[flow/run.sh]
#!/bin/bash
# the make line also repeats each setting of config.mk as NAME=value (left out here)
make -C /OpenROAD-flow-scripts/flow DESIGN_CONFIG=/design/flow/config.mk WORK_HOME=/design/flow/orfs CLKGATE_MAP_FILE= finish
[flow/config.mk]
export PLATFORM = sky130hd
export DESIGN_NAME = sha1_exec
export DESIGN_NICKNAME = sha1_exec
export VERILOG_FILES = /design/flow/design.v
export SDC_FILE = /design/flow/constraint.sdc
export NUM_CORES = 4
export LEC_CHECK = 0
export ABC_AREA = 1
export CAP_MARGIN = 0
export CELL_PAD_IN_SITES_GLOBAL_PLACEMENT = 0
export CORE_ASPECT_RATIO = 0.71
export CORE_MARGIN = 2
export CORE_UTILIZATION = 72
export CTS_CLUSTER_SIZE = 89
export GPL_ROUTABILITY_DRIVEN = 1
export MAX_ROUTING_LAYER = met4
export PLACE_DENSITY = 0.64
export SETUP_SLACK_MARGIN = -0.38
export SLEW_MARGIN = 25
[flow/constraint.sdc]
create_clock -name core_clock -period 3.88 [get_ports {clk}]
set_input_delay 0.7760 -clock core_clock [delete_from_list [all_inputs] [get_ports {clk}]]
set_output_delay 0.7760 -clock core_clock [all_outputs]
set_load 0.01 [all_outputs]
[flow/design.v]
module dffhr (d, r, clk, q);
  parameter WIDTH = 1;
  input 			r;
  input 			clk;
  input 	[WIDTH-1:0] 	d;
  output 	[WIDTH-1:0] 	q;
  reg 		[WIDTH-1:0] 	q;
  always @ (posedge clk) 
    if ( r ) 
      q <= {WIDTH{1'b0}};
    else
      q <= d;
endmodule  
module sha1_round (cv_in, w, round, cv_out);
   input [159:0] cv_in;
   input [31:0]  w;
   input [6:0]   round;
   output [159:0] cv_out;
   reg [31:0]     k;
   reg [31:0]     f;
   wire [31:0]    a_shift;
   wire [31:0]    b_shift;
   wire [31:0]    add_result;
   wire [31:0]    a = cv_in[159:128];
   wire [31:0]    b = cv_in[127:96];
   wire [31:0]    c = cv_in[95:64];
   wire [31:0]    d = cv_in[63:32];
   wire [31:0]    e = cv_in[31:0];
   always @(round)
     begin
        k = 32'd0;
        if ((round >= 7'd0) && (round <= 7'd19))
          k = 32'h5A827999;
        if ((round >= 7'd20) && (round <= 7'd39))
          k = 32'h6ED9EBA1;
        if ((round >= 7'd40) && (round <= 7'd59))
          k = 32'h8F1BBCDC;
        if ((round >= 7'd60) && (round <= 7'd79))
          k = 32'hCA62C1D6;
     end  
   always @(round or b or c or d)
     begin
        f = 32'd0;
        if ((round >= 7'd0) && (round <= 7'd19))
          f = ((b & c) | (~b & d));
        if ((round >= 7'd20) && (round <= 7'd39))
          f = (b ^ c ^ d);
        if ((round >= 7'd40) && (round <= 7'd59))
          f = ((b & c) | (b & d) | (c & d));
        if ((round >= 7'd60) && (round <= 7'd79))
          f = (b ^ c ^ d);
     end  
   assign a_shift = {a[26:0], a[31:27]};
   assign b_shift = {b[1:0], b[31:2]};
   assign add_result = (a_shift + ((f + k) + (e + w)));
   assign cv_out = {add_result, a, b_shift, c, d};
endmodule  
module sha1_exec(clk, reset, start, data_in, load_in, cv, 
  use_prev_cv, busy, out_valid, cv_next);
   input clk, reset;     
   input start;
   input [31:0] data_in;
   input load_in;
   input [159:0] cv;
   input use_prev_cv;
   output        busy;
   output        out_valid;
   output [159:0] cv_next;  
   reg            busy;         
   reg            out_valid;    
   reg [6:0]      rnd_cnt_d;    
   wire [6:0]     rnd_cnt_q;    
   wire [159:0]   rnd_d;        
   wire [159:0]   rnd_q;
   wire [159:0]   sha1_round_wire;   
   wire [159:0]   cv_d;         
   wire [159:0]   cv_q;         
   wire [159:0]   cv_next_d;    
   wire [159:0]   cv_next_q;
   parameter      IDLE = 2'b00;
   parameter      CALC = 2'b01;
   parameter      VALID_OUT = 2'b10;
   parameter      VALID_OUT2 = 2'b11;
   wire [1:0]     state; 
   reg [1:0]      next_state;
   wire [511:0]   w_d;
   wire [511:0]   w_q;
   wire [511:0]   w_temp;
   wire [31:0]    w;    
   wire [31:0]    w_gen_temp = w_temp[511:480] ^ w_temp[447:416] ^ 
                  w_temp[255:224] ^ w_temp[95:64];  
   wire [31:0]    w_gen = {w_gen_temp[30:0], w_gen_temp[31]};
   assign         w_d = ((load_in == 1'b1) ? w_temp :
                  ((rnd_cnt_q < 7'd15) ? w_temp : 
                  {w_gen, w_temp[479:0]}));
   assign w_temp = (state == CALC) ? {w_q[479:0], w_q[511:480]} : 
     ((load_in == 1'b1) ? {w_q[479:0], data_in} : w_q);
   assign w = w_q[511:480];
   sha1_round sha1_round(.cv_in(rnd_q), .w(w), .round(rnd_cnt_q),
                           .cv_out(sha1_round_wire));
   assign         rnd_d = ((state == CALC) ? sha1_round_wire : 
     (use_prev_cv == 1'b1) ? cv_next_q : cv);
   assign         cv_d = ((state == CALC) ? cv_q : 
     (use_prev_cv == 1'b1) ? cv_next_q : cv);
   assign         cv_next_d = (state == VALID_OUT) ? 
                                ({cv_q[159:128] + rnd_q[159:128],
                                  cv_q[127:96] + rnd_q[127:96],
                                  cv_q[95:64] + rnd_q[95:64],
                                  cv_q[63:32] + rnd_q[63:32],
                                  cv_q[31:0] + rnd_q[31:0]}) :
                                  (cv_next_q);
   assign         cv_next = cv_next_q;
   always @(state or start or rnd_cnt_q)
     begin
        out_valid = 1'b0;       
        busy = 1'b0;
        rnd_cnt_d = 7'b0000000;
        case (state)
          IDLE : begin
             out_valid = 1'b0;
             rnd_cnt_d = 7'b0000000;
             if (start) begin
                busy = 1'b1;
                next_state = CALC;
             end
             else begin
                busy = 1'b1;
                next_state = IDLE;
             end
          end  
          CALC : begin
             busy = 1'b1;
             out_valid = 1'b0;
             if (start) begin
                next_state = IDLE;
                rnd_cnt_d = 7'd0000000;
             end
             else if (rnd_cnt_q == 7'd79) begin
                next_state = VALID_OUT;
                rnd_cnt_d = 7'd0000000;
             end
             else begin
                next_state = CALC;
                rnd_cnt_d = rnd_cnt_q + 7'd0000001;
             end
          end  
          VALID_OUT : begin
             busy = 1'b1;
             out_valid = 1'b0;       
             if (start) begin
                next_state = IDLE;
                rnd_cnt_d = 7'd0000000;
             end else begin
                next_state = VALID_OUT2;
             end
          end     
          VALID_OUT2 : begin
             busy = 1'b0;
             out_valid = 1'b1;
             if (start) begin
                next_state = CALC;
             end
             else begin
                next_state = IDLE;
             end
          end
          default : begin
             next_state = IDLE;
          end
        endcase
     end          
   dffhr #(7) rnd_cnt_reg (.d(rnd_cnt_d), .q(rnd_cnt_q),
                           .clk(clk), .r(reset));
   dffhr #(2) state_reg (.d(next_state), .q(state), 
                         .clk(clk), .r(reset)); 
   dffhr #(512) w_reg (.d(w_d), .q(w_q), .clk(clk), .r(reset));
   dffhr #(160) cv_reg (.d(cv_d), .q(cv_q), .clk(clk), .r(reset));
   dffhr #(160) rnd_reg (.d(rnd_d), .q(rnd_q), .clk(clk), .r(reset));
   dffhr #(160) cv_next_reg (.d(cv_next_d), .q(cv_next_q),
                             .clk(clk), .r(reset));   
endmodule  
==> impl_metrics.csv, run 1 <==
group,metric,value,unit
yosys,synth-cells-yosys,7224,
clock_network,ctsHtreeMaxLevel,3,
place,dp_hpwl,134000,um
yosys,mappedNetlistArea,0.0523,mm^2
routing,wirelength,199000,um
worst_setup_path,cp-start-kind,"flop",
place,detailedPlace.worstSlack,-0.996,ns
yosys,ys_warn_count,6,
final_timing,max_slew.worst_pin.slew,1.15,ns
yosys,post_synth_inst_count,7224,
yosys,synth-edff-count,0,
yosys,ff_type,"dfxtp_1",
place,globalplace.congestion,1.14,
worst_setup_path,worst_setup_path_startpoint,"rnd_cnt_reg.q[1]",
yosys,synth_area_per_cell,7.24,um^2
grt,antenna_violations_before_repair,9,
power_and_ir_drop,design_power_total,31.6,mW
power_and_ir_drop,power_combinational,9.78,mW
grt,first_global_vias,51200,
final_timing,worst_clock_skew,0.0374,ns
job,max-cap-violations,0,
worst_setup_path,worstSetupEndpointType,"flop",
place,placedCellCount,8471,
clock_network,clk_path_buf_depth,3,
job,warning_count,70,
clock_network,numClockSinks,1003,
grt,global_route.overflow_total,0,
power_and_ir_drop,powerSeq,11.7,mW
yosys,synth.net_count,7739,
min_path,hold_path_cells,2,
yosys,post_synth_xor_area_fraction,3.58,%
worst_setup_path,number_of_buffer_and_inverter_stages_on_the_critical_path,6,
floorplanning,chip_area,0.0749,mm^2
yosys,synth.ff_latch_count,1003,
power_and_ir_drop,power_frac_seq,37.1,%
worst_setup_path,timing.rr.end,"rnd_reg.q[151]",
floorplanning,die.size.y,231,um
worst_setup_path,crit_cells,27,
worst_setup_path,rrSetupSlack,-1.21,ns
final_timing,layout_worst_path_cycle_share,131,%
power_and_ir_drop,power.switching,11.1,mW
yosys,post-synth-top-area-fraction,38.4,%
worst_setup_path,cp_data_required_time,4.48,ns
yosys,portion_of_the_post_synthesis_area_used_by_sequential_elements,38.4,%
worst_setup_path,arrival,5.69,ns
floorplanning,chipWidth,324,um
final_timing,holdWs,0.454,ns
cells_and_area,finish.utilization,87.2,%
yosys,yosysTopAreaCell,"dfxtp_1",
routing,drtAntennaViolNets,0,
final_timing,setup_total_negative_slack,-29.72,ns
routing,vias,55600,
worst_setup_path,critical_path.max_fanout,9,
min_path,min_from,"w_reg.q[446]",
min_path,worst_hold_path_type,"flop to flop",
yosys,adder_share,9.41,%
routing,routed_via_density,6.40,
floorplanning,core_area,0.0721,mm^2
final_timing,fmax,0.196,GHz
power_and_ir_drop,max-vdd-ir-drop,0.524,mV
final_timing,timing_max_transition_violations_final,0,
grt,grt_start_max_net_pins,190,
yosys,ys_sh_mux,0.517,%
worst_setup_path,timing_worst_setup_path_type,"flop to flop",
power_and_ir_drop,intPower,20.5,mW
final_timing,setup_violations,30,
final_timing,final_critical_path_setup_slack,-1.21,ns
worst_setup_path,setup_crit_end,"rnd_reg.q[151]",
cells_and_area,post-route-cell-area,0.0629,mm^2
place,placed_cell_area,0.0584,mm^2
yosys,top_cells_by_count,"dfxtp_1, nand2_1, a21oi_1",
status,so.violations,"setup timing",
worst_setup_path,crit_family,"adder cells",
clock_network,clkLatencyLatePin,0.70,ns
final_timing,final.min_clock_period,5.09,ns
routing,drt_first_iter_violations,9911,
power_and_ir_drop,power_per_cell_area,502,mW/mm^2
grt,global_route_wire_length_before_repair,290000,um
power_and_ir_drop,power_leakage,27.8,nW
yosys,synth.comb.largest_family,"AND-OR/OR-AND gates",
routing,drt_pre_antenna_iters,15,
yosys,synth.yosys.chip_area,0.0523,mm^2
yosys,synth.top_cells.by_area,"dfxtp_1, a21oi_1, o21ai_0, nand2_1, nor2_1",
power_and_ir_drop,clockNetworkPower,10.1,mW
yosys,yosysUniqueCellTypes,51,
power_and_ir_drop,largestPowerGroup,"registers",
worst_setup_path,worst_r2r_startpoint,"rnd_cnt_reg.q[1]",
clock_network,cts_tree,"done",
yosys,synthArstFlopShare,0,%
place,place.port_buffers,358,
worst_setup_path,rr_worst_depth,27,
routing,drt-wirelength-per-cell,23.0,um
clock_network,total_clock_buffers_created_by_cts,92,
cells_and_area,post_layout_nonfiller_instances,8687,
final_timing,grt_setup_unrepaired,"yes",
yosys,compound_area_share,21.6,%
final_timing,worst_slew_margin_rel,23.5,%
clock_network,cts-root-buf,"clkbuf_16",
cells_and_area,area_delta_synth_final,20.2,%
yosys,most_common_cell,"dfxtp_1",
clock_network,clk_transition_reported_paths,0.07,ns
worst_setup_path,timing.critical_path.slowest_cell_delay,0.59,ns
routing,drc,0,
power_and_ir_drop,sw_frac_of_total,35.1,%
cells_and_area,fin_nets,8137,
status,status,"failed layout checks",
clock_network,hold_buffers,0,
power_and_ir_drop,share_clk_of_total_power,31.9,%
min_path,worst_min_delay_path_endpoint,"w_reg.q[478]",
power_and_ir_drop,p_comb_share,31.0,%
grt,track_usage,51.7,%
floorplanning,initCoreUtil,72.6,%
worst_setup_path,slowest_stage,"fa_1",
final_timing,timing.final.hold_violations,0,
yosys,post_synthesis_simple_gate_area_fraction,16.9,%
floorplanning,boundaryPins,359,
floorplanning,rows,83,
==> layer usage <==
metal,vias to the layer above,global-route usage [%],share of wire [%]
met5,-,-,0
met4,0,27.7,7.2
met3,1176,19.1,16
met2,4490,71.6,40
met1,25600,65.3,36
li1,24300,-,-
==> layout make-up <==
class	instances	area, um^2
Antenna cell	10	25.0
Clock buffer	123	2590
Clock inverter	49	699
Fill cell	3889	9200
Inverter	928	3510
Multi-Input combinational cell	4919	28500
Sequential cell	1003	20100
Tap cell	977	1220
Timing Repair Buffer	677	6240
Timing Repair inverter	1	8.76
==> timing repair <==
action | in CTS | in global routing
endpoints found under the setup margin | 30 | 30
pin swaps | 44 | 50
cloned | 3 | 0
buffers inserted | 19 | 15
resized | 132 | 112
==> inputs of run 2 (changes only) <==
ABC_AREA = 0   (was 1)
CAP_MARGIN = 5   (was 0)
CELL_PAD_IN_SITES_GLOBAL_PLACEMENT = default   (was 0)
CORE_ASPECT_RATIO = 1.67   (was 0.71)
CORE_MARGIN = 4   (was 2)
CORE_UTILIZATION = 31   (was 72)
CTS_CLUSTER_DIAMETER = 229   (was default)
CTS_CLUSTER_SIZE = default   (was 89)
GPL_ROUTABILITY_DRIVEN = default   (was 1)
GPL_TIMING_DRIVEN = 0   (was default)
PLACE_DENSITY = default   (was 0.64)
PLACE_DENSITY_LB_ADDON = 0.03   (was default)
SETUP_SLACK_MARGIN = default   (was -0.38)
SLEW_MARGIN = 0   (was 25)
clock period = 9.92 ns   (was 3.88 ns; I/O delays follow)
==> impl_metrics.csv, run 2 <==
group,metric,value,unit
power_and_ir_drop,largestPowerGroup,"the clock network",
cells_and_area,fin_nets,7193,
grt,grt_start_max_net_pins,16,
clock_network,clk_path_buf_depth,3,
yosys,yosysTopAreaCell,"dfxtp_1",
yosys,synth-cells-yosys,6207,
yosys,post_synth_xor_area_fraction,5.52,%
worst_setup_path,critical_path.max_fanout,10,
yosys,synth_area_per_cell,8.21,um^2
yosys,synth-edff-count,0,
floorplanning,chipWidth,322,um
routing,drt_pre_antenna_iters,8,
routing,drtAntennaViolNets,0,
routing,drt_first_iter_violations,2248,
min_path,worst_hold_path_type,"flop to flop",
routing,vias,45200,
routing,routed_via_density,5.07,
floorplanning,boundaryPins,359,
yosys,synth.net_count,6722,
power_and_ir_drop,design_power_total,10.8,mW
final_timing,final.min_clock_period,8.36,ns
clock_network,post_cts_buffers,0,
worst_setup_path,worst_r2r_startpoint,"rnd_cnt_reg.q[3]",
power_and_ir_drop,powerSeq,4.32,mW
yosys,synth.top_cells.by_area,"dfxtp_1, a21oi_1, nand2_1, fa_1, ha_1",
min_path,min_from,"w_reg.q[149]",
worst_setup_path,cp_data_required_time,10.53,ns
yosys,adder_share,9.67,%
power_and_ir_drop,power_leakage,23.7,nW
power_and_ir_drop,sw_frac_of_total,31.6,%
worst_setup_path,slowest_stage,"clkbuf_1",
power_and_ir_drop,power_per_cell_area,177,mW/mm^2
min_path,hold_path_cells,2,
power_and_ir_drop,power_frac_seq,39.9,%
status,status,"finished clean",
cells_and_area,fillers,17400,
grt,track_usage,29.2,%
worst_setup_path,setup_crit_end,"rnd_reg.q[146]",
power_and_ir_drop,power.switching,3.42,mW
grt,first_global_vias,46700,
worst_setup_path,crit_family,"AND-OR/OR-AND gates",
worst_setup_path,number_of_buffer_and_inverter_stages_on_the_critical_path,6,
grt,global_route_wire_length_before_repair,344000,um
final_timing,layout_worst_path_cycle_share,84.3,%
routing,wirelength,249000,um
power_and_ir_drop,intPower,7.39,mW
min_path,worst_min_delay_path_endpoint,"w_reg.q[181]",
final_timing,grt_setup_unrepaired,"no",
worst_setup_path,crit_cells,25,
yosys,synth.ff_latch_count,1003,
floorplanning,chip_area,0.171,mm^2
job,max-cap-violations,0,
yosys,post_synthesis_simple_gate_area_fraction,14.8,%
final_timing,timing_max_transition_violations_final,0,
final_timing,setup_violations,0,
yosys,synth.comb.largest_family,"AND-OR/OR-AND gates",
worst_setup_path,arrival,8.96,ns
worst_setup_path,worstSetupEndpointType,"flop",
place,globalplace.congestion,0.952,
power_and_ir_drop,power_combinational,2.01,mW
place,place.port_buffers,356,
yosys,compound_area_share,19.7,%
cells_and_area,area_delta_synth_final,19.9,%
routing,drt-wirelength-per-cell,27.9,um
yosys,yosysUniqueCellTypes,78,
clock_network,hold_buffers,0,
floorplanning,core_area,0.164,mm^2
routing,drc,0,
grt,global_route.overflow_total,0,
yosys,most_common_cell,"nand2_1",
cells_and_area,post_layout_nonfiller_instances,8911,
final_timing,fmax,0.120,GHz
floorplanning,rows,192,
clock_network,total_clock_buffers_created_by_cts,108,
power_and_ir_drop,max-vdd-ir-drop,0.141,mV
clock_network,ctsHtreeMaxLevel,3,
power_and_ir_drop,p_comb_share,18.6,%
yosys,top_cells_by_count,"nand2_1, dfxtp_1, a21oi_1",
final_timing,worst_slew_margin_rel,5.83,%
final_timing,worst_clock_skew,0.0327,ns
yosys,synthArstFlopShare,0,%
yosys,post_synth_inst_count,6207,
clock_network,clk_transition_reported_paths,0.07,ns
yosys,ys_warn_count,6,
job,warning_count,29,
clock_network,cts-root-buf,"clkbuf_16",
worst_setup_path,timing.critical_path.slowest_cell_delay,0.78,ns
yosys,mappedNetlistArea,0.0509,mm^2
clock_network,clkLatencyLatePin,0.79,ns
worst_setup_path,timing_worst_setup_path_type,"flop to flop",
yosys,ys_sh_mux,5.02,%
power_and_ir_drop,share_clk_of_total_power,41.5,%
yosys,synth.yosys.chip_area,0.0509,mm^2
final_timing,max_slew.worst_pin.slew,1.41,ns
grt,antenna_violations_before_repair,11,
power_and_ir_drop,clockNetworkPower,4.48,mW
worst_setup_path,worst_setup_path_startpoint,"rnd_cnt_reg.q[3]",
worst_setup_path,rr_worst_depth,25,
place,dp_hpwl,209000,um
yosys,portion_of_the_post_synthesis_area_used_by_sequential_elements,39.4,%
worst_setup_path,timing.rr.end,"rnd_reg.q[146]",
worst_setup_path,rrSetupSlack,1.56,ns
yosys,ff_type,"dfxtp_1",
clock_network,post_cts_resize_count,0,
yosys,post-synth-top-area-fraction,39.4,%
place,placedCellCount,8702,
floorplanning,initCoreUtil,31.1,%
floorplanning,die.size.y,532,um
final_timing,timing.final.hold_violations,0,
clock_network,numClockSinks,1003,
worst_setup_path,cp-start-kind,"flop",
final_timing,setup_total_negative_slack,0,ns
clock_network,cts_tree,"done",
run 2: stage by stage:
stage | setup slack [ns] | hold slack, ns | util [%] | instance area (um^2)
after floorplan | 4.01 | 0.432 | - | 50900
after global placement | 1.57 | 0.439 | 34.9 | 57200
after detailed placement | 1.61 | 0.443 | 35.0 | 57300
after CTS | 1.56 | 0.449 | 37.3 | 61100
after global routing | 1.31 | 0.460 | 37.3 | 61100
final | 1.56 | 0.449 | 37.3 | 61100
run 2: layer usage:
metal | wire length (um) | share of wire, % | global-route usage (%)
met2 | 139000 | 56 | 57.2
met4 | 18000 | 7.2 | 18.0
met3 | 7960 | 3.2 | 3.04
met5 | 0 | 0 | -
met1 | 84000 | 34 | 26.6
run 2: layout make-up:
cell class | count | area (um^2) | area share (%)
Sequential cell | 1003 | 20100 | 32.9
Buffer | 360 | 1370 | 2.24
Clock buffer | 161 | 3200 | 5.24
Inverter | 435 | 1630 | 2.67
Antenna cell | 10 | 25.0 | 0.0410
Timing Repair Buffer | 361 | 3640 | 5.96
Clock inverter | 38 | 599 | 0.981
Multi-Input combinational cell | 4409 | 27900 | 45.6
Tap cell | 2134 | 2670 | 4.37
==> inputs of run 3 (changes only) <==
ABC_AREA = 1   (was 0)
CAP_MARGIN = 20   (was 5)
CORE_ASPECT_RATIO = default   (was 1.67)
CORE_MARGIN = 2   (was 4)
CORE_UTILIZATION = 72   (was 31)
CTS_CLUSTER_DIAMETER = 53   (was 229)
CTS_CLUSTER_SIZE = 74   (was default)
GPL_TIMING_DRIVEN = default   (was 0)
MAX_ROUTING_LAYER = default   (was met4)
PLACE_DENSITY_LB_ADDON = 0.27   (was 0.03)
SETUP_SLACK_MARGIN = 1.03   (was default)
SLEW_MARGIN = 20   (was 0)
clock period = 3.49 ns   (was 9.92 ns; I/O delays follow)
==> impl_metrics.csv, run 3 <==
group,metric,value,unit
yosys,yosysTopAreaCell,"dfxtp_1",
grt,track_usage,90.4,%
clock_network,total_clock_buffers_created_by_cts,77,
yosys,adder_share,9.41,%
yosys,most_common_cell,"dfxtp_1",
yosys,top_cells_by_count,"dfxtp_1, nand2_1, a21oi_1",
clock_network,hold_buffers,0,
clock_network,clk_path_buf_depth,3,
yosys,synth.top_cells.by_area,"dfxtp_1, a21oi_1, o21ai_0, nand2_1, nor2_1",
yosys,synth.ff_latch_count,1003,
floorplanning,initCoreUtil,72.9,%
status,last-stage-reached,"global routing (5_1_grt)",
place,place.port_buffers,358,
grt,global_route.overflow_total,1097,
yosys,synth-cells-yosys,7224,
floorplanning,rows,98,
floorplanning,die.size.y,274,um
yosys,ff_type,"dfxtp_1",
yosys,synthArstFlopShare,0,%
yosys,compound_area_share,21.6,%
floorplanning,boundaryPins,359,
yosys,post-synth-top-area-fraction,38.4,%
floorplanning,core_area,0.0717,mm^2
clock_network,numClockSinks,1003,
yosys,synth.comb.largest_family,"AND-OR/OR-AND gates",
floorplanning,chip_area,0.0748,mm^2
yosys,ys_sh_mux,0.517,%
yosys,portion_of_the_post_synthesis_area_used_by_sequential_elements,38.4,%
clock_network,cts-root-buf,"clkbuf_16",
place,dp_hpwl,129000,um
yosys,synth.net_count,7739,
yosys,yosysUniqueCellTypes,51,
yosys,ys_warn_count,6,
yosys,post_synthesis_simple_gate_area_fraction,16.9,%
status,status,"aborted with a tool error",
yosys,mappedNetlistArea,0.0523,mm^2
floorplanning,chipWidth,274,um
yosys,synth-edff-count,0,
yosys,synth.yosys.chip_area,0.0523,mm^2
place,globalplace.congestion,1.15,
yosys,post_synth_inst_count,7224,
yosys,post_synth_xor_area_fraction,3.58,%
clock_network,ctsHtreeMaxLevel,3,
yosys,synth_area_per_cell,7.24,um^2
status,error_message,"[ERROR GRT-0232] Routing congestion too high. Check the congestion heatmap in the GUI.",
[run 3: through the flow]
step	std cells	setup WS [ns]	instance area, um^2	utilization (%)
floorplan	7224	-0.898	52700	-
global placement	8457	-1.19	58700	81.8
detailed placement	8457	-1.47	58700	81.8
CTS	8624	-1.28	62400	87.0
[run 3: per-layer routing]
layer | track usage (%) | overflow
met5 | 74.0 | 9
met4 | 91.3 | 318
met3 | 84.3 | 92
met2 | 98.6 | 560
met1 | 88.4 | 118
[run 3: what timing repair did]
item | in CTS
setup buffers | 23
gates cloned | 0
endpoints found under the setup margin | 73
pin swaps | 41
resized | 181
==> inputs of run 4 (changes only) <==
CORE_ASPECT_RATIO = 0.85   (was default)
CORE_MARGIN = 7   (was 2)
CORE_UTILIZATION = 40   (was 72)
CTS_CLUSTER_DIAMETER = 43   (was 53)
CTS_CLUSTER_SIZE = default   (was 74)
PLACE_DENSITY = 0.94   (was default)
PLACE_DENSITY_LB_ADDON = default   (was 0.27)
SETUP_SLACK_MARGIN = -0.63   (was 1.03)
TNS_END_PERCENT = 10   (was default)
clock period = 9.55 ns   (was 3.49 ns; I/O delays follow)
==> impl_metrics.csv, run 4 <==
group,metric,value,unit
yosys,ff_type,"dfxtp_1",
yosys,top_cells_by_count,"dfxtp_1, nand2_1, a21oi_1",
grt,globalRouteMet1Util,33.6,%
routing,drt-wirelength-per-cell,20.2,um
job,warning_count,62,
clock_network,clk_transition_reported_paths,0.06,ns
floorplanning,chipWidth,406,um
yosys,ys_warn_count,6,
final_timing,setup_total_negative_slack,0,ns
min_path,worst_min_delay_path_endpoint,"w_reg.q[478]",
power_and_ir_drop,powerSeq,4.81,mW
yosys,synth.ff_latch_count,1003,
yosys,post_synth_inst_count,7224,
routing,drc,0,
worst_setup_path,crit_family,"adder cells",
clock_network,cts_tree,"done",
yosys,post_synthesis_simple_gate_area_fraction,16.9,%
clock_network,ctsHtreeMaxLevel,3,
routing,drt_pre_antenna_iters,8,
power_and_ir_drop,share_clk_of_total_power,38.6,%
final_timing,layout_worst_path_cycle_share,64.6,%
yosys,post-synth-top-area-fraction,38.4,%
floorplanning,die.size.y,347,um
job,max-cap-violations,0,
yosys,synth_area_per_cell,7.24,um^2
worst_setup_path,timing_worst_setup_path_type,"flop to flop",
yosys,synth-edff-count,0,
grt,global_route_wire_length_before_repair,275000,um
worst_setup_path,critical_path.max_fanout,32,
yosys,adder_share,9.41,%
worst_setup_path,crit_cells,29,
grt,track_usage,24.8,%
worst_setup_path,number_of_buffer_and_inverter_stages_on_the_critical_path,4,
yosys,ys_sh_mux,0.517,%
final_timing,fmax,0.162,GHz
worst_setup_path,rrSetupSlack,3.38,ns
clock_network,post_cts_buffers,0,
power_and_ir_drop,design_power_total,12.2,mW
clock_network,post_cts_resize_count,0,
final_timing,worst_slew_margin_rel,21.4,%
cells_and_area,area_delta_synth_final,16.8,%
yosys,synthArstFlopShare,0,%
grt,antenna_violations_before_repair,10,
grt,first_global_vias,46200,
clock_network,total_clock_buffers_created_by_cts,116,
min_path,hold_path_cells,2,
grt,grt_start_max_net_pins,225,
worst_setup_path,rr_worst_depth,29,
routing,drt_first_iter_violations,5367,
worst_setup_path,arrival,6.81,ns
power_and_ir_drop,intPower,8.12,mW
power_and_ir_drop,largestPowerGroup,"registers",
clock_network,clkLatencyLatePin,0.78,ns
yosys,mappedNetlistArea,0.0523,mm^2
yosys,synth-cells-yosys,7224,
worst_setup_path,timing.critical_path.slowest_cell_delay,0.52,ns
place,globalplace.congestion,1.02,
power_and_ir_drop,clockNetworkPower,4.69,mW
grt,groute.layer.met2.usage,38.2,%
final_timing,worst_clock_skew,0.0767,ns
yosys,yosysUniqueCellTypes,51,
worst_setup_path,worst_setup_path_startpoint,"rnd_cnt_reg.q[3]",
floorplanning,core_area,0.130,mm^2
final_timing,setup_violations,0,
final_timing,grt_setup_unrepaired,"no",
power_and_ir_drop,power_per_cell_area,199,mW/mm^2
routing,drtAntennaViolNets,0,
power_and_ir_drop,power_combinational,2.66,mW
grt,grt.busiest_layer,"met2",
min_path,worst_hold_path_type,"flop to flop",
grt,met3_usage,5.57,%
clock_network,hold_buffers,0,
final_timing,timing.final.hold_violations,0,
status,status,"finished clean",
power_and_ir_drop,power_leakage,26.6,nW
worst_setup_path,cp_data_required_time,10.18,ns
power_and_ir_drop,p_comb_share,21.9,%
final_timing,timing_max_transition_violations_final,0,
place,place.port_buffers,358,
worst_setup_path,worst_r2r_startpoint,"rnd_cnt_reg.q[3]",
floorplanning,chip_area,0.141,mm^2
yosys,synth.yosys.chip_area,0.0523,mm^2
power_and_ir_drop,power_frac_seq,39.5,%
routing,wirelength,186000,um
final_timing,final.min_clock_period,6.17,ns
clock_network,cts-root-buf,"clkbuf_16",
yosys,synth.net_count,7739,
worst_setup_path,slowest_stage,"a21boi_0",
yosys,synth.top_cells.by_area,"dfxtp_1, a21oi_1, o21ai_0, nand2_1, nor2_1",
yosys,yosysTopAreaCell,"dfxtp_1",
place,dp_hpwl,140000,um
worst_setup_path,critical-path-top-cell-by-count,"nand2_1",
worst_setup_path,timing.rr.end,"rnd_reg.q[154]",
floorplanning,rows,122,
power_and_ir_drop,max-vdd-ir-drop,0.191,mV
grt,global_route.overflow_total,0,
cells_and_area,fin_nets,7870,
power_and_ir_drop,sw_frac_of_total,33.3,%
clock_network,numClockSinks,1003,
yosys,portion_of_the_post_synthesis_area_used_by_sequential_elements,38.4,%
final_timing,max_slew.worst_pin.slew,1.18,ns
yosys,post_synth_xor_area_fraction,3.58,%
floorplanning,boundaryPins,359,
floorplanning,initCoreUtil,40.2,%
worst_setup_path,cp-start-kind,"flop",
min_path,min_from,"w_reg.q[446]",
yosys,compound_area_share,21.6,%
clock_network,clk_path_buf_depth,3,
power_and_ir_drop,power.switching,4.05,mW
routing,routed_via_density,5.44,
yosys,most_common_cell,"dfxtp_1",
worst_setup_path,worstSetupEndpointType,"flop",
routing,vias,50100,
worst_setup_path,setup_crit_end,"rnd_reg.q[154]",
yosys,synth.comb.largest_family,"AND-OR/OR-AND gates",
[run 4: area by class of cell]
cell class,count,area (um^2)
well taps,1736,2170
clock inverters,70,958
inverters,928,3510
flip-flops and latches,1003,20100
repair buffers,389,3870
diodes,9,22.5
multi-input cells,4917,27300
clock buffers,150,3230
fillers,12400,68900
[run 4: per-stage QoR]
step,setup slack (ns),std cells,instance area (um^2),hold slack (ns),util (%)
6_report,3.38,9202,61100,0.408,47.0
5_1_grt,2.90,9193,61100,0.426,47.0
4_1_cts,3.49,9193,61100,0.408,47.0
3_5_place_dp,3.55,8973,56900,0.443,43.7
3_3_place_gp,3.51,8973,56900,0.437,43.7
2_1_floorplan,4.80,7224,52300,0.430,-
[run 4: routing by layer]
metal / routed length (um) / vias up / share of wire [%]
li1: - / 23800 / -
met1: 78300 / 23600 / 42
met2: 80100 / 2209 / 43
met3: 18300 / 427 / 9.9
met4: 8920 / 4 / 4.8
met5: 25 / - / 0.013
==> inputs of run 5 (changes only) <==
ABC_AREA = default   (was 1)
CORE_ASPECT_RATIO = default   (was 0.85)
CORE_MARGIN = 2   (was 7)
CORE_UTILIZATION = 72   (was 40)
CTS_CLUSTER_DIAMETER = default   (was 43)
PLACE_DENSITY = default   (was 0.94)
SETUP_SLACK_MARGIN = default   (was -0.63)
TNS_END_PERCENT = default   (was 10)
clock period = 5.16 ns   (was 9.55 ns; I/O delays follow)
==> impl_metrics.csv, run 5 <==
group,metric,value,unit
yosys,synthArstFlopShare,0,%
routing,drt_first_iter_violations,6511,
yosys,top_cells_by_count,"nand2_1, dfxtp_1, a21oi_1",
clock_network,ctsHtreeMaxLevel,3,
routing,routed_via_density,6.48,
final_timing,timing_max_transition_violations_final,0,
place,place.port_buffers,358,
routing,drt_pre_antenna_iters,14,
yosys,synth-edff-count,0,
place,dp_hpwl,123000,um
worst_setup_path,arrival,6.20,ns
worst_setup_path,slowest_stage,"fa_1",
power_and_ir_drop,power_frac_seq,41.5,%
grt,track_usage,48.0,%
clock_network,cts_tree,"done",
yosys,synth.top_cells.by_area,"dfxtp_1, a21oi_1, nand2_1, fa_1, ha_1",
power_and_ir_drop,max-vdd-ir-drop,0.378,mV
place,globalplace.congestion,1.09,
worst_setup_path,cp_data_required_time,5.76,ns
grt,groute.layer.met2.usage,76.0,%
yosys,most_common_cell,"nand2_1",
cells_and_area,finish.utilization,86.6,%
yosys,synth.yosys.chip_area,0.0509,mm^2
power_and_ir_drop,share_clk_of_total_power,38.3,%
routing,drc,0,
final_timing,setup_violations,16,
routing,drt-wirelength-per-cell,23.9,um
final_timing,max_slew.worst_pin.slew,1.13,ns
floorplanning,chip_area,0.0729,mm^2
routing,vias,49200,
grt,global_route.overflow_total,0,
clock_network,clk_path_buf_depth,3,
final_timing,final.min_clock_period,5.60,ns
worst_setup_path,timing.rr.end,"rnd_reg.q[156]",
floorplanning,core_area,0.0700,mm^2
status,so.violations,"setup timing",
min_path,min_from,"w_reg.q[259]",
yosys,compound_area_share,19.7,%
final_timing,worst_slew_margin_rel,24.2,%
clock_network,total_clock_buffers_created_by_cts,97,
routing,drtAntennaViolNets,0,
place,placed_cell_area,0.0565,mm^2
worst_setup_path,timing_worst_setup_path_type,"flop to flop",
worst_setup_path,worst_setup_path_startpoint,"rnd_cnt_reg.q[1]",
power_and_ir_drop,sw_frac_of_total,29.7,%
power_and_ir_drop,clockNetworkPower,7.61,mW
worst_setup_path,cp-start-kind,"flop",
grt,antenna_violations_before_repair,17,
yosys,mappedNetlistArea,0.0509,mm^2
yosys,portion_of_the_post_synthesis_area_used_by_sequential_elements,39.4,%
power_and_ir_drop,power_leakage,24.5,nW
floorplanning,boundaryPins,359,
cells_and_area,area_delta_synth_final,19.0,%
power_and_ir_drop,design_power_total,19.9,mW
yosys,synth_area_per_cell,8.21,um^2
yosys,synth.net_count,6722,
min_path,hold_path_cells,2,
yosys,post_synth_xor_area_fraction,5.52,%
yosys,adder_share,9.67,%
final_timing,fmax,0.179,GHz
worst_setup_path,setup_crit_end,"rnd_reg.q[156]",
grt,first_global_vias,47400,
yosys,ys_warn_count,6,
place,placedCellCount,7389,
floorplanning,chipWidth,270,um
clock_network,hold_buffers,0,
grt,grt_start_max_net_pins,200,
power_and_ir_drop,largestPowerGroup,"registers",
final_timing,setup_total_negative_slack,-3.37,ns
yosys,yosysTopAreaCell,"dfxtp_1",
final_timing,final_critical_path_setup_slack,-0.441,ns
place,detailedPlace.worstSlack,-0.353,ns
final_timing,holdWs,0.452,ns
clock_network,clk_transition_reported_paths,0.07,ns
floorplanning,initCoreUtil,72.7,%
power_and_ir_drop,power_per_cell_area,328,mW/mm^2
yosys,post_synthesis_simple_gate_area_fraction,14.8,%
clock_network,clkLatencyLatePin,0.70,ns
job,warning_count,55,
yosys,yosysUniqueCellTypes,78,
worst_setup_path,crit_family,"AND-OR/OR-AND gates",
job,max-cap-violations,0,
power_and_ir_drop,power.switching,5.91,mW
routing,wirelength,182000,um
power_and_ir_drop,powerSeq,8.24,mW
min_path,worst_min_delay_path_endpoint,"w_reg.q[259]",
min_path,worst_hold_path_type,"flop to flop",
final_timing,layout_worst_path_cycle_share,109,%
power_and_ir_drop,intPower,14.0,mW
worst_setup_path,rr_worst_depth,25,
status,status,"failed layout checks",
floorplanning,die.size.y,270,um
yosys,synth.ff_latch_count,1003,
grt,met3_usage,13.3,%
worst_setup_path,number_of_buffer_and_inverter_stages_on_the_critical_path,5,
yosys,ff_type,"dfxtp_1",
worst_setup_path,crit_cells,25,
worst_setup_path,worstSetupEndpointType,"flop",
final_timing,timing.final.hold_violations,0,
final_timing,worst_clock_skew,0.0554,ns
yosys,post-synth-top-area-fraction,39.4,%
cells_and_area,post_layout_nonfiller_instances,7591,
grt,globalRouteMet1Util,55.0,%
yosys,synth.comb.largest_family,"AND-OR/OR-AND gates",
final_timing,grt_setup_unrepaired,"yes",
cells_and_area,post-route-cell-area,0.0606,mm^2
grt,grt.busiest_layer,"met2",
floorplanning,rows,97,
grt,global_route_wire_length_before_repair,272000,um
yosys,post_synth_inst_count,6207,
power_and_ir_drop,power_combinational,4.03,mW
power_and_ir_drop,p_comb_share,20.3,%
worst_setup_path,timing.critical_path.slowest_cell_delay,0.44,ns
yosys,synth-cells-yosys,6207,
clock_network,cts-root-buf,"clkbuf_16",
cells_and_area,fin_nets,7081,
worst_setup_path,worst_r2r_startpoint,"rnd_cnt_reg.q[1]",
worst_setup_path,critical_path.max_fanout,7,
clock_network,numClockSinks,1003,
worst_setup_path,rrSetupSlack,-0.44,ns
yosys,ys_sh_mux,5.02,%
==> run 5: per-layer routing <==
layer / up-vias / part of all wire, %
met5: - / 0.10
met4: 14 / 9.3
met3: 984 / 11
met2: 3313 / 45
met1: 23300 / 35
li1: 21600 / -
==> run 5: cell type report <==
type | instances | area (um^2)
clock inverters | 39 | 531
clock buffers | 139 | 2910
inverters | 435 | 1630
repair buffers | 619 | 5780
diodes | 6 | 15.0
fillers | 3576 | 9410
flip-flops and latches | 1003 | 20100
multi-input cells | 4410 | 28500
well taps | 940 | 1180
==> run 5: timing repair <==
action | 4_1_cts | 5_1_grt
resized | 56 | 54
pin swaps | 57 | 52
endpoints found under the setup margin | 16 | 22
gates cloned | 1 | 0
buffers inserted | 10 | 9
endpoints found under the hold margin | 0 | 0
==> inputs of run 6 (changes only) <==
CORE_UTILIZATION = 13   (was 72)
clock period = 11.0 ns   (was 5.16 ns; I/O delays follow)
==> impl_metrics.csv, run 6 <==
group,metric,value,unit
status,status,"finished clean",
floorplanning,die.size.y,630,um
routing,wirelength,205000,um
worst_setup_path,cp-start-kind,"flop",
cells_and_area,area_delta_synth_final,26.4,%
worst_setup_path,worst_r2r_startpoint,"rnd_cnt_reg.q[2]",
clock_network,ctsHtreeMaxLevel,3,
grt,track_usage,9.93,%
routing,drt-wirelength-per-cell,17.6,um
clock_network,cts_tree,"done",
power_and_ir_drop,clockNetworkPower,4.22,mW
final_timing,final.min_clock_period,6.71,ns
yosys,most_common_cell,"nand2_1",
clock_network,post_cts_resize_count,0,
yosys,post_synthesis_simple_gate_area_fraction,14.8,%
yosys,yosysTopAreaCell,"dfxtp_1",
yosys,ys_warn_count,6,
yosys,synth.comb.largest_family,"AND-OR/OR-AND gates",
worst_setup_path,timing_worst_setup_path_type,"flop to flop",
worst_setup_path,rr_worst_depth,24,
floorplanning,chipWidth,630,um
cells_and_area,fin_nets,6881,
yosys,portion_of_the_post_synthesis_area_used_by_sequential_elements,39.4,%
min_path,worst_hold_path_type,"flop to flop",
clock_network,post_cts_buffers,0,
floorplanning,rows,229,
yosys,synthArstFlopShare,0,%
clock_network,clkLatencyLatePin,0.81,ns
worst_setup_path,slowest_stage,"a2111oi_0",
worst_setup_path,worst_setup_path_startpoint,"rnd_cnt_reg.q[2]",
worst_setup_path,arrival,7.32,ns
power_and_ir_drop,max-vdd-ir-drop,0.159,mV
routing,drc,0,
min_path,min_from,"w_reg.q[156]",
worst_setup_path,worstSetupEndpointType,"flop",
worst_setup_path,critical_path.max_fanout,10,
clock_network,hold_buffers,0,
floorplanning,initCoreUtil,13.1,%
yosys,synth-cells-yosys,6207,
min_path,worst_min_delay_path_endpoint,"w_reg.q[188]",
place,placedCellCount,11400,
grt,antenna_violations_before_repair,38,
place,detailedPlace.worstSlack,4.03,ns
clock_network,clk_path_buf_depth,3,
yosys,yosysUniqueCellTypes,78,
yosys,synth.yosys.chip_area,0.0509,mm^2
cells_and_area,post-route-cell-area,0.0644,mm^2
final_timing,final_critical_path_setup_slack,4.29,ns
final_timing,worst_slew_margin_rel,12.1,%
final_timing,max_slew.worst_pin.slew,1.31,ns
floorplanning,chip_area,0.397,mm^2
final_timing,fmax,0.149,GHz
floorplanning,core_area,0.390,mm^2
routing,drtAntennaViolNets,0,
final_timing,setup_total_negative_slack,0,ns
worst_setup_path,timing.rr.end,"rnd_reg.q[148]",
yosys,ff_type,"dfxtp_1",
routing,drt_pre_antenna_iters,7,
final_timing,timing_max_transition_violations_final,0,
grt,first_global_vias,40800,
worst_setup_path,timing.critical_path.slowest_cell_delay,0.68,ns
final_timing,layout_worst_path_cycle_share,61.0,%
routing,drt_first_iter_violations,3847,
min_path,hold_path_cells,2,
yosys,compound_area_share,19.7,%
place,placed_cell_area,0.0601,mm^2
power_and_ir_drop,power.switching,2.84,mW
yosys,synth_area_per_cell,8.21,um^2
worst_setup_path,rrSetupSlack,4.29,ns
job,warning_count,61,
worst_setup_path,cp_data_required_time,11.62,ns
final_timing,grt_setup_unrepaired,"no",
power_and_ir_drop,share_clk_of_total_power,43.5,%
yosys,post-synth-top-area-fraction,39.4,%
power_and_ir_drop,power_leakage,23.7,nW
clock_network,total_clock_buffers_created_by_cts,113,
power_and_ir_drop,sw_frac_of_total,29.3,%
floorplanning,boundaryPins,359,
clock_network,clk_transition_reported_paths,0.06,ns
yosys,post_synth_xor_area_fraction,5.52,%
final_timing,worst_clock_skew,0.123,ns
grt,global_route.overflow_total,0,
final_timing,timing.final.hold_violations,0,
worst_setup_path,crit_cells,24,
yosys,synth.ff_latch_count,1003,
yosys,synth.top_cells.by_area,"dfxtp_1, a21oi_1, nand2_1, fa_1, ha_1",
cells_and_area,post_layout_nonfiller_instances,11700,
yosys,ys_sh_mux,5.02,%
place,dp_hpwl,162000,um
power_and_ir_drop,power_frac_seq,40.2,%
job,max-cap-violations,0,
worst_setup_path,setup_crit_end,"rnd_reg.q[148]",
yosys,post_synth_inst_count,6207,
yosys,top_cells_by_count,"nand2_1, dfxtp_1, a21oi_1",
place,place.port_buffers,358,
power_and_ir_drop,p_comb_share,16.2,%
grt,global_route_wire_length_before_repair,290000,um
routing,vias,43700,
power_and_ir_drop,power_per_cell_area,151,mW/mm^2
yosys,synth.net_count,6722,
place,globalplace.congestion,0.924,
clock_network,numClockSinks,1003,
worst_setup_path,critical_path.cell_chain,"nand3_1 -> a21oi_1 -> nand2_1 -> a32o_1 -> nand2b_1 -> a221o_1 -> o21ai_0 -> fa_1 -> inv_1 -> fa_1 -> inv_1 -> fa_1 -> inv_1 -> ha_1 -> a211o_1 -> a2111oi_0 -> o211a_1 -> o21ai_0 -> a31oi_1 -> o21ai_0 -> a21oi_1 -> xnor2_1 -> nand2_1 -> a21oi_1",
routing,routed_via_density,3.75,
final_timing,setup_violations,0,
power_and_ir_drop,largestPowerGroup,"the clock network",
grt,grt_start_max_net_pins,219,
yosys,synth-edff-count,0,
power_and_ir_drop,intPower,6.86,mW
yosys,adder_share,9.67,%
worst_setup_path,number_of_buffer_and_inverter_stages_on_the_critical_path,3,
clock_network,cts-root-buf,"clkbuf_16",
worst_setup_path,crit_family,"AND-OR/OR-AND gates",
power_and_ir_drop,power_combinational,1.58,mW
power_and_ir_drop,powerSeq,3.90,mW
yosys,mappedNetlistArea,0.0509,mm^2
-- run 6: layout make-up --
cell class | count | area [um^2]
antenna | 5 | 12.5
clock buffer | 145 | 3170
clock inverter | 70 | 1070
fill | 44100 | 325000
inverter | 435 | 1630
multi-input combinational | 4409 | 27900
sequential | 1003 | 20100
tap | 5197 | 6500
timing repair buffer | 404 | 4040
-- run 6: stage by stage --
step / power, mW / hold slack (ns) / util [%]
after floorplan: 4.94 / 0.432 / -
after global placement: 5.55 / 0.439 / 15.4
after detailed placement: 5.55 / 0.443 / 15.4
after CTS: 9.78 / 0.398 / 16.5
after global routing: 10.1 / 0.431 / 16.5
final: 9.70 / 0.410 / 16.5
-- run 6: per-layer routing --
layer | GRT usage (%) | part of all wire, % | vias up
met3 | 1.52 | 5.2 | 309
met4 | 3.33 | 3.9 | 0
met1 | 11.5 | 39 | 21000
met2 | 18.4 | 52 | 1213
li1 | - | - | 21200
met5 | 0 | 0 | -
==> inputs of run 7 (changes only) <==
CAP_MARGIN = 10   (was 20)
CELL_PAD_IN_SITES_GLOBAL_PLACEMENT = 0   (was default)
CORE_ASPECT_RATIO = 0.71   (was default)
CORE_UTILIZATION = 72   (was 13)
CTS_CLUSTER_SIZE = 36   (was default)
GPL_ROUTABILITY_DRIVEN = 1   (was default)
MAX_ROUTING_LAYER = met4   (was default)
PLACE_DENSITY = 0.63   (was default)
clock period = 4.9 ns   (was 11.0 ns; I/O delays follow)
==> impl_metrics.csv, run 7 <==
group,metric,value,unit
worst_setup_path,critical_path.cell_chain,"ha_4 -> o21bai_1 -> nand2_1 -> nand3b_1 -> buf_4 -> nand2_1 -> nor2_1 -> inv_1 -> fa_1 -> fa_1 -> fa_1 -> ha_4 -> o21a_1 -> a2111oi_4 -> o211a_4 -> a211oi_2 -> o21a_1 -> o21ai_2 -> a21oi_2 -> buf_4 -> xnor2_2 -> a211oi_1",
yosys,ff_type,"dfxtp_1",
min_path,min_from,"w_reg.q[312]",
power_and_ir_drop,power_leakage,24.7,nW
worst_setup_path,rrSetupSlack,-0.83,ns
power_and_ir_drop,power_frac_seq,40.9,%
grt,grt_start_max_net_pins,217,
routing,vias,49200,
yosys,ys_sh_mux,5.02,%
worst_setup_path,cp-start-kind,"flop",
floorplanning,rows,82,
clock_network,clkLatencyLatePin,0.69,ns
cells_and_area,fin_nets,7129,
final_timing,holdWs,0.452,ns
yosys,synth.ff_latch_count,1003,
yosys,synth.top_cells.by_area,"dfxtp_1, a21oi_1, nand2_1, fa_1, ha_1",
worst_setup_path,crit_family,"adder cells",
grt,first_global_vias,46600,
power_and_ir_drop,power_combinational,4.70,mW
yosys,synth-cells-yosys,6207,
clock_network,ctsHtreeMaxLevel,3,
worst_setup_path,cp_data_required_time,5.49,ns
final_timing,max_slew.worst_pin.slew,1.49,ns
routing,drt_pre_antenna_iters,7,
final_timing,grt_setup_unrepaired,"yes",
floorplanning,die.size.y,228,um
yosys,synth.yosys.chip_area,0.0509,mm^2
clock_network,clk_transition_reported_paths,0.07,ns
power_and_ir_drop,power_per_cell_area,348,mW/mm^2
job,max-cap-violations,1,
worst_setup_path,worst_setup_path_startpoint,"rnd_cnt_reg.q[1]",
worst_setup_path,rr_worst_depth,22,
power_and_ir_drop,largestPowerGroup,"registers",
worst_setup_path,arrival,6.32,ns
yosys,post-synth-top-area-fraction,39.4,%
cells_and_area,post-route-cell-area,0.0611,mm^2
yosys,synthArstFlopShare,0,%
grt,global_route_wire_length_before_repair,269000,um
clock_network,cts_tree,"done",
clock_network,total_clock_buffers_created_by_cts,90,
clock_network,clk_path_buf_depth,3,
status,status,"failed layout checks",
yosys,top_cells_by_count,"nand2_1, dfxtp_1, a21oi_1",
power_and_ir_drop,sw_frac_of_total,29.8,%
power_and_ir_drop,clockNetworkPower,7.86,mW
floorplanning,chip_area,0.0729,mm^2
yosys,synth-edff-count,0,
grt,antenna_violations_before_repair,18,
final_timing,timing_max_transition_violations_final,0,
yosys,yosysTopAreaCell,"dfxtp_1",
routing,wirelength,180000,um
status,so.violations,"capacitance limit, setup timing",
yosys,synth.comb.largest_family,"AND-OR/OR-AND gates",
final_timing,worst_clock_skew,0.0377,ns
yosys,synth.net_count,6722,
cells_and_area,area_delta_synth_final,19.9,%
floorplanning,boundaryPins,359,
power_and_ir_drop,powerSeq,8.70,mW
worst_setup_path,worstSetupEndpointType,"flop",
grt,global_route.overflow_total,0,
yosys,post_synth_xor_area_fraction,5.52,%
worst_setup_path,critical-path-top-cell-by-count,"fa_1",
yosys,mappedNetlistArea,0.0509,mm^2
routing,drt_first_iter_violations,6845,
yosys,post_synth_inst_count,6207,
routing,drc,0,
min_path,worst_hold_path_type,"flop to flop",
clock_network,hold_buffers,0,
clock_network,numClockSinks,1003,
yosys,yosysUniqueCellTypes,78,
place,globalplace.congestion,1.10,
yosys,most_common_cell,"nand2_1",
floorplanning,initCoreUtil,72.5,%
floorplanning,core_area,0.0703,mm^2
worst_setup_path,worst_r2r_startpoint,"rnd_cnt_reg.q[1]",
worst_setup_path,timing.rr.end,"rnd_reg.q[156]",
place,placedCellCount,7411,
worst_setup_path,timing.critical_path.slowest_cell_delay,0.57,ns
final_timing,setup_violations,25,
yosys,post_synthesis_simple_gate_area_fraction,14.8,%
place,placed_cell_area,0.0568,mm^2
power_and_ir_drop,share_clk_of_total_power,37.0,%
routing,routed_via_density,6.45,
final_timing,worst_slew_margin_rel,0.127,%
job,warning_count,61,
final_timing,setup_total_negative_slack,-12.97,ns
final_timing,fmax,0.174,GHz
place,detailedPlace.worstSlack,-0.843,ns
final_timing,timing.final.hold_violations,0,
power_and_ir_drop,power.switching,6.35,mW
routing,drtAntennaViolNets,0,
power_and_ir_drop,intPower,14.9,mW
worst_setup_path,timing_worst_setup_path_type,"flop to flop",
final_timing,layout_worst_path_cycle_share,117,%
worst_setup_path,crit_cells,22,
floorplanning,chipWidth,320,um
cells_and_area,post_layout_nonfiller_instances,7635,
yosys,adder_share,9.67,%
power_and_ir_drop,max-vdd-ir-drop,0.341,mV
place,dp_hpwl,124000,um
worst_setup_path,setup_crit_end,"rnd_reg.q[156]",
cells_and_area,finish.utilization,86.9,%
power_and_ir_drop,p_comb_share,22.1,%
worst_setup_path,number_of_buffer_and_inverter_stages_on_the_critical_path,3,
final_timing,final_critical_path_setup_slack,-0.831,ns
final_timing,final.min_clock_period,5.73,ns
worst_setup_path,critical_path.max_fanout,22,
power_and_ir_drop,design_power_total,21.3,mW
worst_setup_path,slowest_stage,"fa_1",
min_path,hold_path_cells,2,
place,place.port_buffers,358,
clock_network,cts-root-buf,"clkbuf_16",
yosys,ys_warn_count,6,
yosys,compound_area_share,19.7,%
yosys,synth_area_per_cell,8.21,um^2
min_path,worst_min_delay_path_endpoint,"w_reg.q[312]",
routing,drt-wirelength-per-cell,23.5,um
yosys,portion_of_the_post_synthesis_area_used_by_sequential_elements,39.4,%
grt,track_usage,48.8,%
## run 7: area by class of cell
cell class	count	area [um^2]
clock buffers	123	2590
fillers	3541	9190
clock inverters	41	679
diodes	25	62.6
inverters	435	1630
well taps	924	1160
multi-input cells	4410	28700
flip-flops and latches	1003	20100
repair buffers	674	6190
## run 7: metal layers
| layer | part of all wire, % | vias to the layer above | GRT usage, % |
|---|---|---|---|
| li1 | - | 21700 | - |
| met1 | 38 | 23400 | 62.7 |
| met2 | 42 | 3435 | 69.2 |
| met3 | 15 | 696 | 18.4 |
| met4 | 4.6 | 0 | 19.3 |
| met5 | 0 | - | - |
## run 7: repair_timing
action	4_1_cts	5_1_grt
pin swaps	54	48
setup endpoints to repair	24	25
setup buffers	22	13
gates cloned	1	0
gates resized	73	72
==> inputs of run 8 (changes only) <==
CAP_MARGIN = 20   (was 10)
CELL_PAD_IN_SITES_GLOBAL_PLACEMENT = default   (was 0)
CORE_ASPECT_RATIO = default   (was 0.71)
CORE_UTILIZATION = 23   (was 72)
CTS_CLUSTER_SIZE = default   (was 36)
GPL_ROUTABILITY_DRIVEN = default   (was 1)
MAX_ROUTING_LAYER = default   (was met4)
PLACE_DENSITY = default   (was 0.63)
clock period = 12.0 ns   (was 4.9 ns; I/O delays follow)
==> impl_metrics.csv, run 8 <==
group,metric,value,unit
clock_network,post_cts_resize_count,0,
power_and_ir_drop,powerSeq,3.58,mW
min_path,worst_min_delay_path_endpoint,"w_reg.q[288]",
worst_setup_path,arrival,7.40,ns
yosys,yosysTopAreaCell,"dfxtp_1",
cells_and_area,area_delta_synth_final,19.4,%
worst_setup_path,timing_worst_setup_path_type,"flop to flop",
yosys,top_cells_by_count,"nand2_1, dfxtp_1, a21oi_1",
cells_and_area,finish.utilization,27.7,%
clock_network,numClockSinks,1003,
routing,drc,0,
routing,drtAntennaViolNets,0,
yosys,yosysUniqueCellTypes,78,
worst_setup_path,crit_cells,25,
power_and_ir_drop,sw_frac_of_total,29.7,%
yosys,compound_area_share,19.7,%
worst_setup_path,worst_setup_path_startpoint,"rnd_cnt_reg.q[0]",
final_timing,setup_violations,0,
power_and_ir_drop,power_frac_seq,42.7,%
status,status,"finished clean",
yosys,synth.top_cells.by_area,"dfxtp_1, a21oi_1, nand2_1, fa_1, ha_1",
final_timing,fmax,0.147,GHz
yosys,synthArstFlopShare,0,%
power_and_ir_drop,power.switching,2.48,mW
grt,track_usage,15.5,%
cells_and_area,register_area,0.0201,mm^2
place,place.port_buffers,358,
clock_network,hold_buffers,0,
clock_network,clk_path_buf_depth,3,
clock_network,clk_transition_reported_paths,0.07,ns
worst_setup_path,cp-start-kind,"flop",
worst_setup_path,timing.rr.end,"rnd_reg.q[158]",
final_timing,timing.final.hold_violations,0,
floorplanning,die.size.y,475,um
yosys,post_synthesis_simple_gate_area_fraction,14.8,%
clock_network,cts-root-buf,"clkbuf_16",
final_timing,grt_setup_unrepaired,"no",
floorplanning,initCoreUtil,23.2,%
clock_network,post_cts_buffers,0,
grt,first_global_vias,40400,
routing,wirelength,182000,um
power_and_ir_drop,max-vdd-ir-drop,0.125,mV
final_timing,worst_slew_margin_rel,29.2,%
job,max-cap-violations,0,
final_timing,timing_max_transition_violations_final,0,
power_and_ir_drop,share_clk_of_total_power,40.2,%
yosys,adder_share,9.67,%
worst_setup_path,worstSetupEndpointType,"flop",
yosys,synth.net_count,6722,
worst_setup_path,setup_crit_end,"rnd_reg.q[158]",
yosys,portion_of_the_post_synthesis_area_used_by_sequential_elements,39.4,%
yosys,synth-edff-count,0,
yosys,ys_warn_count,6,
routing,vias,43500,
worst_setup_path,critical_path.max_fanout,31,
worst_setup_path,rr_worst_depth,25,
min_path,hold_path_cells,2,
yosys,synth.ff_latch_count,1003,
worst_setup_path,cp_data_required_time,12.61,ns
clock_network,clkLatencyLatePin,0.76,ns
final_timing,setup_total_negative_slack,0,ns
yosys,synth_area_per_cell,8.21,um^2
grt,global_route_wire_length_before_repair,264000,um
cells_and_area,fillers,23700,
final_timing,final.min_clock_period,6.79,ns
place,dp_hpwl,139000,um
grt,antenna_violations_before_repair,12,
yosys,post_synth_inst_count,6207,
cells_and_area,mi_logic_area,0.0279,mm^2
job,warning_count,43,
worst_setup_path,critical-path-top-cell-by-count,"inv_1",
power_and_ir_drop,largestPowerGroup,"registers",
power_and_ir_drop,power_combinational,1.44,mW
final_timing,worst_clock_skew,0.0626,ns
floorplanning,rows,172,
floorplanning,boundaryPins,359,
clock_network,ctsHtreeMaxLevel,3,
worst_setup_path,rrSetupSlack,5.21,ns
floorplanning,core_area,0.220,mm^2
place,placedCellCount,9205,
clock_network,total_clock_buffers_created_by_cts,100,
worst_setup_path,worst_r2r_startpoint,"rnd_cnt_reg.q[0]",
place,globalplace.congestion,0.912,
worst_setup_path,crit_family,"AND-OR/OR-AND gates",
routing,routed_via_density,4.63,
yosys,ff_type,"dfxtp_1",
routing,drt_pre_antenna_iters,6,
yosys,synth.yosys.chip_area,0.0509,mm^2
clock_network,cts_tree,"done",
yosys,post-synth-top-area-fraction,39.4,%
worst_setup_path,timing.critical_path.slowest_cell_delay,0.68,ns
power_and_ir_drop,p_comb_share,17.2,%
yosys,most_common_cell,"nand2_1",
yosys,ys_sh_mux,5.02,%
grt,grt_start_max_net_pins,245,
yosys,post_synth_xor_area_fraction,5.52,%
routing,drt_first_iter_violations,3689,
final_timing,max_slew.worst_pin.slew,1.06,ns
worst_setup_path,number_of_buffer_and_inverter_stages_on_the_critical_path,5,
power_and_ir_drop,power_per_cell_area,138,mW/mm^2
worst_setup_path,slowest_stage,"a2111oi_0",
routing,drt-wirelength-per-cell,19.4,um
power_and_ir_drop,intPower,5.89,mW
grt,global_route.overflow_total,0,
power_and_ir_drop,power_leakage,23.3,nW
yosys,mappedNetlistArea,0.0509,mm^2
min_path,worst_hold_path_type,"flop to flop",
min_path,min_from,"w_reg.q[256]",
yosys,synth.comb.largest_family,"AND-OR/OR-AND gates",
floorplanning,chipWidth,475,um
cells_and_area,post_layout_nonfiller_instances,9389,
floorplanning,chip_area,0.225,mm^2
final_timing,layout_worst_path_cycle_share,56.6,%
yosys,synth-cells-yosys,6207,
power_and_ir_drop,clockNetworkPower,3.36,mW
cells_and_area,fin_nets,6864,
## run 8: layout make-up
type	instances	area share, %
Antenna cell	1	0.00411
Clock buffer	137	4.70
Clock inverter	46	1.11
Inverter	435	2.68
Multi-Input combinational cell	4409	45.9
Sequential cell	1003	33.0
Tap cell	2958	6.08
Timing Repair Buffer	400	6.53
## run 8: stage by stage
| step | total power [mW] | hold slack, ns | area [um^2] | worst slack (ns) |
|---|---|---|---|---|
| 4_1_cts | 8.47 | 0.396 | 60800 | 5.26 |
| 2_1_floorplan | 4.53 | 0.432 | 50900 | 6.09 |
| 5_1_grt | 8.73 | 0.431 | 60800 | 4.72 |
| 3_5_place_dp | 5.08 | 0.443 | 57300 | 5.35 |
| 6_report | 8.38 | 0.404 | 60800 | 5.21 |
| 3_3_place_gp | 5.08 | 0.438 | 57300 | 5.30 |
## run 8: layer usage
layer	part of all wire (%)	track usage, %	routed length [um]	up-vias
li1	-	-	-	21100
met1	43	19.8	78500	20900
met2	48	26.6	87400	1160
met3	5.1	1.93	9200	238
met4	3.6	5.89	6610	2
met5	0.0072	0	13	-
==> inputs of run 9 (changes only) <==
CORE_UTILIZATION = 66   (was 23)
SETUP_SLACK_MARGIN = -0.29   (was default)
clock period = 4.72 ns   (was 12.0 ns; I/O delays follow)
==> impl_metrics.csv, run 9 <==
group,metric,value,unit
place,place.port_buffers,358,
status,so.violations,"setup timing",
yosys,synth.ff_latch_count,1003,
final_timing,layout_worst_path_cycle_share,117,%
cells_and_area,register_area,0.0201,mm^2
worst_setup_path,arrival,6.08,ns
clock_network,numClockSinks,1003,
yosys,yosysUniqueCellTypes,78,
grt,grt_start_max_net_pins,189,
floorplanning,boundaryPins,359,
yosys,synth-cells-yosys,6207,
cells_and_area,fillers,5036,
yosys,synth.top_cells.by_area,"dfxtp_1, a21oi_1, nand2_1, fa_1, ha_1",
yosys,synth-edff-count,0,
job,max-cap-violations,0,
final_timing,setup_violations,23,
yosys,compound_area_share,19.7,%
power_and_ir_drop,power.switching,6.34,mW
clock_network,cts-root-buf,"clkbuf_16",
yosys,adder_share,9.67,%
min_path,hold_path_cells,2,
routing,drt-wirelength-per-cell,21.6,um
worst_setup_path,critical_path.cell_chain,"ha_4 -> a21oi_4 -> nand2_1 -> a32o_2 -> nand2b_4 -> buf_6 -> a221oi_4 -> nor2_1 -> fa_1 -> fa_1 -> inv_1 -> fa_1 -> inv_1 -> ha_1 -> a2111o_1 -> o211ai_1 -> nand2_1 -> a31o_4 -> buf_4 -> a311oi_2 -> xnor2_1 -> a21oi_1 -> nor2_1",
power_and_ir_drop,clockNetworkPower,8.61,mW
yosys,post-synth-top-area-fraction,39.4,%
final_timing,worst_slew_margin_rel,30.5,%
power_and_ir_drop,largestPowerGroup,"registers",
worst_setup_path,worst_setup_path_startpoint,"rnd_cnt_reg.q[0]",
final_timing,timing.final.hold_violations,0,
clock_network,clk_path_buf_depth,3,
min_path,worst_hold_path_type,"flop to flop",
yosys,top_cells_by_count,"nand2_1, dfxtp_1, a21oi_1",
place,placed_cell_area,0.0572,mm^2
worst_setup_path,timing_worst_setup_path_type,"flop to flop",
yosys,yosysTopAreaCell,"dfxtp_1",
final_timing,setup_total_negative_slack,-11.32,ns
routing,vias,46600,
worst_setup_path,worst_r2r_startpoint,"rnd_cnt_reg.q[0]",
worst_setup_path,worstSetupEndpointType,"flop",
worst_setup_path,timing.critical_path.slowest_cell_delay,0.49,ns
status,status,"failed layout checks",
power_and_ir_drop,share_clk_of_total_power,39.1,%
clock_network,hold_buffers,0,
worst_setup_path,timing.rr.end,"rnd_reg.q[155]",
grt,antenna_violations_before_repair,8,
worst_setup_path,critical-path-top-cell-by-count,"fa_1",
yosys,synth.yosys.chip_area,0.0509,mm^2
cells_and_area,finish.utilization,80.5,%
power_and_ir_drop,design_power_total,22.0,mW
routing,routed_via_density,6.00,
cells_and_area,post-route-cell-area,0.0614,mm^2
yosys,post_synth_xor_area_fraction,5.52,%
clock_network,clk_transition_reported_paths,0.07,ns
min_path,worst_min_delay_path_endpoint,"w_reg.q[51]",
yosys,synthArstFlopShare,0,%
yosys,most_common_cell,"nand2_1",
grt,track_usage,41.0,%
floorplanning,chip_area,0.0794,mm^2
worst_setup_path,number_of_buffer_and_inverter_stages_on_the_critical_path,4,
power_and_ir_drop,powerSeq,8.98,mW
floorplanning,initCoreUtil,66.8,%
final_timing,fmax,0.180,GHz
final_timing,max_slew.worst_pin.slew,1.04,ns
floorplanning,rows,101,
floorplanning,chipWidth,282,um
power_and_ir_drop,sw_frac_of_total,28.8,%
cells_and_area,mi_logic_area,0.0284,mm^2
job,warning_count,58,
power_and_ir_drop,power_leakage,24.9,nW
routing,wirelength,168000,um
yosys,mappedNetlistArea,0.0509,mm^2
routing,drt_pre_antenna_iters,8,
grt,first_global_vias,44000,
clock_network,total_clock_buffers_created_by_cts,100,
worst_setup_path,slowest_stage,"fa_1",
worst_setup_path,rrSetupSlack,-0.82,ns
clock_network,ctsHtreeMaxLevel,3,
place,dp_hpwl,123000,um
final_timing,worst_clock_skew,0.0721,ns
min_path,min_from,"w_reg.q[19]",
worst_setup_path,crit_cells,23,
worst_setup_path,setup_crit_end,"rnd_reg.q[155]",
yosys,synth_area_per_cell,8.21,um^2
final_timing,timing_max_transition_violations_final,0,
floorplanning,die.size.y,282,um
cells_and_area,post_layout_nonfiller_instances,7760,
yosys,post_synthesis_simple_gate_area_fraction,14.8,%
final_timing,final_critical_path_setup_slack,-0.823,ns
routing,drtAntennaViolNets,0,
power_and_ir_drop,p_comb_share,20.0,%
yosys,synth.net_count,6722,
worst_setup_path,cp-start-kind,"flop",
power_and_ir_drop,power_frac_seq,40.8,%
yosys,synth.comb.largest_family,"AND-OR/OR-AND gates",
clock_network,clkLatencyLatePin,0.71,ns
worst_setup_path,critical_path.max_fanout,5,
yosys,ys_sh_mux,5.02,%
cells_and_area,area_delta_synth_final,20.4,%
worst_setup_path,rr_worst_depth,23,
power_and_ir_drop,intPower,15.7,mW
yosys,ys_warn_count,6,
final_timing,grt_setup_unrepaired,"yes",
final_timing,final.min_clock_period,5.54,ns
place,globalplace.congestion,1.04,
power_and_ir_drop,power_combinational,4.40,mW
worst_setup_path,crit_family,"AND-OR/OR-AND gates",
floorplanning,core_area,0.0762,mm^2
grt,global_route_wire_length_before_repair,250000,um
clock_network,cts_tree,"done",
power_and_ir_drop,power_per_cell_area,358,mW/mm^2
grt,global_route.overflow_total,0,
routing,drt_first_iter_violations,4084,
worst_setup_path,cp_data_required_time,5.26,ns
cells_and_area,fin_nets,7161,
yosys,portion_of_the_post_synthesis_area_used_by_sequential_elements,39.4,%
routing,drc,0,
power_and_ir_drop,max-vdd-ir-drop,0.355,mV
yosys,post_synth_inst_count,6207,
yosys,ff_type,"dfxtp_1",
place,placedCellCount,7552,
run 9: routing by layer:
| layer | GRT usage, % | wire (um) |
|---|---|---|
| met1 | 48.6 | 63200 |
| met2 | 66.3 | 77400 |
| met3 | 8.67 | 13600 |
| met4 | 29.5 | 13700 |
| met5 | 0 | 49 |
run 9: area by class of cell:
cell class	instances	area share, %
inverter	435	2.67
sequential	1003	32.8
multi-input combinational	4410	46.2
clock inverter	39	1.11
timing repair buffer	696	10.4
antenna	4	0.0163
tap	1030	2.10
clock buffer	143	4.75
run 9: through the flow:
stage / hold WS (ns) / worst slack (ns)
floorplan: 0.432 / -0.557
global placement: 0.438 / -0.725
detailed placement: 0.443 / -0.899
CTS: 0.411 / -0.757
global route: 0.431 / -1.04
finish: 0.420 / -0.823
run 9: repair_timing:
item                       in CTS  in global routing
pin swaps                      43                 33
buffers inserted               17                  5
gates cloned                    1                  0
setup endpoints to repair      19                 22
gates resized                  36                 42
No activity file was given, so power comes from the tool's default toggle rates.
